## fsm
module fsm(
    input [15:0] dataIn,
    input R_I,
    input reset,
    input clk,
    output reg r_o,
    output reg [1:0] err,
    output [31:0] dataOut,
    output ready
    );
Size: roughly 6200 cells after synthesis, ~870 flip-flops, roughly 55 I/O pins, about 66000 µm² of cells after synthesis.
Settings: LEC_CHECK=0, ABC_AREA=0, CAP_MARGIN=15, CELL_PAD_IN_SITES_DETAIL_PLACEMENT=2, CELL_PAD_IN_SITES_GLOBAL_PLACEMENT=3, CORE_MARGIN=2, CORE_UTILIZATION=41, CTS_CLUSTER_DIAMETER=194, GPL_TIMING_DRIVEN=1, HOLD_SLACK_MARGIN=0.04, PLACE_DENSITY_LB_ADDON=0.04, SLEW_MARGIN=35, TNS_END_PERCENT=55; clock period 6.12 ns.
run.sh (not shown) runs the stock make flow with config.mk's settings and CLKGATE_MAP_FILE=.
The first run produced a layout that fails on setup timing.
Rerun with:
ABC_AREA = 1   (was 0)
CELL_PAD_IN_SITES_GLOBAL_PLACEMENT = 1   (was 3)
CORE_UTILIZATION = 47   (was 41)
The new run never finished: it broke off in clock tree synthesis.
Synthesized area falls by 1.1%.
Die size falls by about 14%.
Synthesized cell count rises by about 20%.

fsm again, from the RTL that the note above started with.
// fsm
module fsm(
    input [15:0] dataIn,
    input R_I,
    input reset,
    input clk,
    output reg r_o,
    output reg [1:0] err,
    output [31:0] dataOut,
    output ready
    );
export LEC_CHECK = 0
export CAP_MARGIN = 20
export CORE_MARGIN = 2
export CORE_UTILIZATION = 40
export GPL_ROUTABILITY_DRIVEN = 0
export MAX_ROUTING_LAYER = met4
export SLEW_MARGIN = 35
create_clock -name core_clock -period 10.0 [get_ports {clk}]
The baseline ran to the end with no violations.
Then changed:
Settings changed: ABC_AREA set to 1, CAP_MARGIN 20 to 40, CELL_PAD_IN_SITES_DETAIL_PLACEMENT set to 1, CTS_CLUSTER_SIZE set to 48, GPL_TIMING_DRIVEN set to 1, MAX_ROUTING_LAYER met4 to met5, MIN_ROUTING_LAYER set to met1.
- clock skew came out higher by 0.0089 ns
- power came out higher by 4.7%
- synthesized cell count came out higher by 21%
- first-iteration DRC count came out lower by 5.7%
- setup slack gets worse by 0.30 ns
- via count came out higher by 13%
Then changed:
Settings changed: CAP_MARGIN 40 to 25, CORE_UTILIZATION 40 to 18, CTS_CLUSTER_SIZE 48 to 38, GPL_ROUTABILITY_DRIVEN 0 to not set, GPL_TIMING_DRIVEN 1 to not set, MAX_ROUTING_LAYER met5 to not set, MIN_ROUTING_LAYER met1 to not set, PLACE_DENSITY set to 0.74, SETUP_SLACK_MARGIN set to -0.99, SLEW_MARGIN 35 to 5.
Clock period 10.0 ns to 13.0 ns, I/O delays scaled along.
Now the flow finished but fails on max-capacitance violations, max-slew violations.
Area after synthesis is unchanged.
Core utilization is lower by 24 points.
Power falls by about a fifth.
Clock-buffer cell count drops by 3.
Final cell count rises by a quarter to a third.
Final area goes up by a few percent.
Maximum frequency came out lower by a quarter to a third.
Setup slack gets better by 0.088 ns.
Clock skew rose by 0.060 ns.
First-iteration DRC count grows by well over a third.

Starting RTL as in the previous note.
Settings: LEC_CHECK=0, ABC_AREA=1, CAP_MARGIN=20, CORE_MARGIN=2, CORE_UTILIZATION=62, CTS_CLUSTER_SIZE=99, SETUP_SLACK_MARGIN=-0.16, SLEW_MARGIN=20, TNS_END_PERCENT=15; clock period 5.89 ns.
The first run reached the layout checks and failed them: setup timing.
Change:
CORE_UTILIZATION = 72   (was 62)
CTS_CLUSTER_DIAMETER = 44   (was default)
PLACE_DENSITY = 0.35   (was default)
SETUP_SLACK_MARGIN = 1.08   (was -0.16)
TNS_END_PERCENT = default   (was 15)
clock period = 8.11 ns   (was 5.89 ns; I/O delays follow)
The new run reached the layout checks and failed them: setup timing.
Power decreases by about 20%.
Clock power decreases by about 7%.
Final area hardly moves.
Global-route usage rises by 10 points.
Worst setup slack improved by 1200 ps.
Routed wire length grows by about 20%.
Sequential share of layout area is about the same.
Change:
ABC_AREA = default   (was 1)
CORE_UTILIZATION = 71   (was 72)
CTS_CLUSTER_DIAMETER = default   (was 44)
CTS_CLUSTER_SIZE = 19   (was 99)
PLACE_DENSITY = default   (was 0.35)
SETUP_SLACK_MARGIN = default   (was 1.08)
clock period = 7.33 ns   (was 8.11 ns; I/O delays follow)
What happened: The changed run completed and failed the layout checks on setup timing; total power went down by about 7.5%; combinational power went down by 36%; synthesized cell count went down by about 17%; clock skew went down by 52 ps; cell area went down by about 3.2%; wire length went down by about 18%; worst setup slack improves by 1000 ps; via count went down by about 16%; register-to-register slack improves by 1000 ps; first-iteration DRC count went down by 38%.
Change:
ABC_AREA = 1   (was default)
CORE_UTILIZATION = 68   (was 71)
CTS_CLUSTER_SIZE = default   (was 19)
clock period = 13.8 ns   (was 7.33 ns; I/O delays follow)
The changed run produced a clean layout.
Routed wire length is about the same.
Die area increases by a few percent.
Setup slack gets better by 5100 ps.
Design area went down by a few percent.
Register-to-register slack improves by 5100 ps.
Maximum frequency shrinks by about a fifth.
Power is estimated from default activity; no workload was simulated.
